## main
Design top, start of the top module:
module top(
		input wire [31:0] opa,
		input wire [31:0] opb,
		input wire start,
		input wire rst,
		input wire clk,
		output reg done,
		output reg [31:0] result
);
Settings: LEC_CHECK=0, ABC_AREA=1, CAP_MARGIN=15, CORE_ASPECT_RATIO=1.76, CORE_MARGIN=2, CORE_UTILIZATION=72, CTS_CLUSTER_DIAMETER=238, CTS_CLUSTER_SIZE=89, GPL_ROUTABILITY_DRIVEN=0, MIN_ROUTING_LAYER=met1, PLACE_DENSITY=0.4, SETUP_SLACK_MARGIN=-0.23, SLEW_MARGIN=20, TNS_END_PERCENT=35; clock period 6.92 ns.
run.sh (not shown) runs the stock make flow with config.mk's settings and CLKGATE_MAP_FILE=.
Seen in the log of main: GRT-0116 during global routing, after which the run never completed.
### main -> the feature branch
Settings: changing CORE_UTILIZATION from 72 to 64; removing PLACE_DENSITY (formerly 0.4); removing SETUP_SLACK_MARGIN (formerly -0.23); removing MIN_ROUTING_LAYER (formerly met1); removing CTS_CLUSTER_SIZE (formerly 89); removing CORE_ASPECT_RATIO (formerly 1.76); removing GPL_ROUTABILITY_DRIVEN (formerly 0); removing TNS_END_PERCENT (formerly 35); removing CTS_CLUSTER_DIAMETER (formerly 238); changing CAP_MARGIN from 15 to 20; removing ABC_AREA (formerly 1); changing the clock period (ns, I/O delays scaled along) from 6.92 to 4.67.
Results
[the feature branch] flow finished | final checks: failed | reasons: setup timing
[compare] base=main new=the feature branch: instance count of the mapped netlist down about 30%, worst setup timing slack at the placement stage has decreased.
Min post-synth net total across the feature branch and main: the feature branch

* * *

The RTL this note starts from:
==> flow/design.v <==
module length (
	input wire [31:0] op,
	output wire [5:0] op_length
);
assign op_length = (op[31:16] == 16'd0)? 
						(
							(op[15:8] == 8'd0)?
								(
									(op[7:4] == 4'd0)?
									(
										(op[3:2] == 2'd0)?
											(
												(op[1] == 1'd0)?op[0]:6'd2
											)
											:
											(
												(op[3] == 1'd0)?6'd3:6'd4
											)
									)
									:
									(
										(op[7:6] == 2'd0)?
											(
												(op[5] == 1'd0)?6'd5:6'd6
											)
											:
											(
												(op[7] == 1'd0)?6'd7:6'd8
											)
									)
								)
								:
								(
									(op[15:12] == 4'd0)?
									(
										(op[11:10] == 2'd0)?
											(
												(op[9] == 1'd0)?6'd9:6'd10
											)
											:
											(
												(op[11] == 1'd0)?6'd11:6'd12
											)
									)
									:
									(
										(op[15:14] == 2'd0)?
											(
												(op[13] == 1'd0)?6'd13:6'd14
											)
											:
											(
												(op[15] == 1'd0)?6'd15:6'd16
											)
									)
								) 
						)
						: 
						(
								(op[31:24] == 8'd0)?
								(
									(op[23:20] == 4'd0)?
									(
										(op[19:18] == 2'd0)?
											(
												(op[17] == 1'd0)?6'd17:6'd18
											)
											:
											(
												(op[19] == 1'd0)?6'd19:6'd20
											)
									)
									:
									(
										(op[23:22] == 2'd0)?
											(
												(op[21] == 1'd0)?6'd21:6'd22
											)
											:
											(
												(op[23] == 1'd0)?6'd23:6'd24
											)
									)
								)
								:
								(
									(op[31:28] == 4'd0)?
									(
										(op[27:26] == 2'd0)?
											(
												(op[25] == 1'd0)?6'd25:6'd26
											)
											:
											(
												(op[27] == 1'd0)?6'd27:6'd28
											)
									)
									:
									(
										(op[31:30] == 2'd0)?
											(
												(op[29] == 1'd0)?6'd29:6'd30
											)
											:
											(
												(op[31] == 1'd0)?6'd31:6'd32
											)
									)
								) 
						) ;
endmodule
module top(
		input wire [31:0] opa,
		input wire [31:0] opb,
		input wire start,
		input wire rst,
		input wire clk,
		output reg done,
		output reg [31:0] result
);
reg [2:0] current_state;
reg [2:0] next_state;
reg [31:0] regopa;
reg [31:0] regopb;
reg [5:0] length_diff_reg;
wire [5:0] length_opa;
wire [5:0] length_opb;
wire [5:0] length_diff;
wire [31:0] length_in_opa;
wire [31:0] length_in_opb;
parameter IDLE = 3'd0;
parameter INPUT = 3'd1;
parameter ADJUDICATE = 3'd2;
parameter CAMP_SWITCH = 3'd3;
parameter ALIGN = 3'd4;
parameter ABSOLUTE = 3'd5;
parameter OUTPUT = 3'd6;
parameter ZEROS = 32'd0;
parameter ZEROS_C = 7'b0; 
always @(posedge clk or negedge rst) begin : proc_current_state
	if(~rst) begin
		current_state <= IDLE;
	end else begin
		current_state <= next_state ;
	end
end
always @ * begin : proc_next_state
	case (current_state)
		IDLE:begin 
			if(start == 1) 
				next_state <= INPUT;
			else 
				next_state <= IDLE;			
		end
		INPUT:next_state <= ADJUDICATE;
		ADJUDICATE:begin 
			if(regopa == regopb || regopa == 0 || regopb == 0) begin
				next_state <= OUTPUT;
			end
			else begin 
				next_state <= CAMP_SWITCH;
			end
		end
		CAMP_SWITCH:next_state <= ALIGN;
		ALIGN:next_state <= ABSOLUTE;
		ABSOLUTE:next_state <= ADJUDICATE;
		OUTPUT:begin 
			if(start == 1) 
				next_state <= INPUT;
			else 
				next_state <= IDLE;
		end
		default : next_state <= IDLE;
	endcase
end
always @(posedge clk or negedge rst) begin : proc_regopa
	if(~rst) begin
		regopa <= ZEROS;
	end else begin
		case (next_state)
			IDLE:regopa <= ZEROS;
			INPUT:regopa <= opa;
			ADJUDICATE:regopa <= regopa;
			CAMP_SWITCH:begin 
				if(regopa < regopb) begin
					regopa <= regopb;
				end
				else begin 
					regopa <= regopa;
				end
			end
			ALIGN:regopa <= regopa;
			ABSOLUTE:begin 
				if (regopa >= regopb ) begin 
					regopa <= regopa - regopb;
				end
				else begin 
					regopa <= regopb - regopa;
				end
			end		
			default :regopa <= regopa;
		endcase		
	end
end
always @(posedge clk or negedge rst) begin : proc_regopb
	if(~rst) begin
		regopb <= ZEROS;
	end else begin
		case (next_state)
			IDLE:regopb <= ZEROS;
			INPUT:regopb <= opb;
			ADJUDICATE:regopb <= regopb;
			CAMP_SWITCH:begin 
				if(regopa < regopb) begin
					regopb <= regopa <<< length_diff;
				end
				else begin 
					regopb <= regopb <<< length_diff;
				end
			end
			ALIGN:regopb <= regopb ;
			ABSOLUTE:regopb <= regopb >>> length_diff_reg;
			default:regopb <= regopb;
		endcase		
	end
end
assign length_in_opa = regopa;
assign length_in_opb = regopb;
length cal_opa_length(.op(length_in_opa), .op_length(length_opa));
length cal_opp_length(.op(length_in_opb), .op_length(length_opb));
assign length_diff = (length_opa >= length_opb)? (length_opa - length_opb):(length_opb - length_opa);
always @(posedge clk or negedge rst) begin : proc_length_diff_reg
	if(~rst) begin
		length_diff_reg <= 0;
	end else begin
		case (next_state)
			CAMP_SWITCH:begin 
				length_diff_reg <= length_diff;
			end
			default : length_diff_reg <= length_diff_reg;
		endcase
	end
end
always @(posedge clk or negedge rst) begin : proc_result
	if(~rst) begin
		result <= ZEROS;
	end else begin
		case (next_state)
			OUTPUT:begin 
				if(regopa == regopb) begin 
					result <= regopa ;
				end
				else if (regopa == 0 ) begin
					result <=  regopb ;
				end
				else begin 
					result <= regopa ;
				end
			end
			default : begin 
				result <= result;
			end
		endcase
	end
end
always @(posedge clk or negedge rst) begin : proc_done
	if(~rst) begin
		done <= 1'b0;
	end else begin
		case (next_state)
			OUTPUT: begin 
				done <= 1'b1;
			end
			default : done <= 1'b0;
		endcase
	end
end
endmodule  
clock: 7.0 ns
lec_check: 0
cap_margin: 20
core_aspect_ratio: 0.5
core_margin: 2
core_utilization: 66
cts_cluster_diameter: 322
cts_cluster_size: 91
hold_slack_margin: -0.08
max_routing_layer: met4
place_density: 0.38
setup_slack_margin: -0.5
slew_margin: 20
tns_end_percent: 10
The starting point went through all stages and came out clean.
Rerun with:
- CORE_ASPECT_RATIO: 0.5 -> default
- CORE_UTILIZATION: 66 -> 40
- CTS_CLUSTER_DIAMETER: 322 -> default
- CTS_CLUSTER_SIZE: 91 -> default
- HOLD_SLACK_MARGIN: -0.08 -> default
- MAX_ROUTING_LAYER: met4 -> default
- PLACE_DENSITY: 0.38 -> default
- SETUP_SLACK_MARGIN: -0.5 -> default
- TNS_END_PERCENT: 10 -> default
- clock period: 7.0 -> 6.26 ns (I/O delays scaled with it)
Effect: The changed run produced a clean layout; setup slack gets better by 140 ps; critical path depth climbs by 1; wire length grows by 11%; core utilization is lower by 29 points; global-route usage falls by 17 points; first-iteration DRC count drops by 25%; clock-buffer cell count goes down by 1; synthesized cell count is unchanged; cell count increases by 10%.
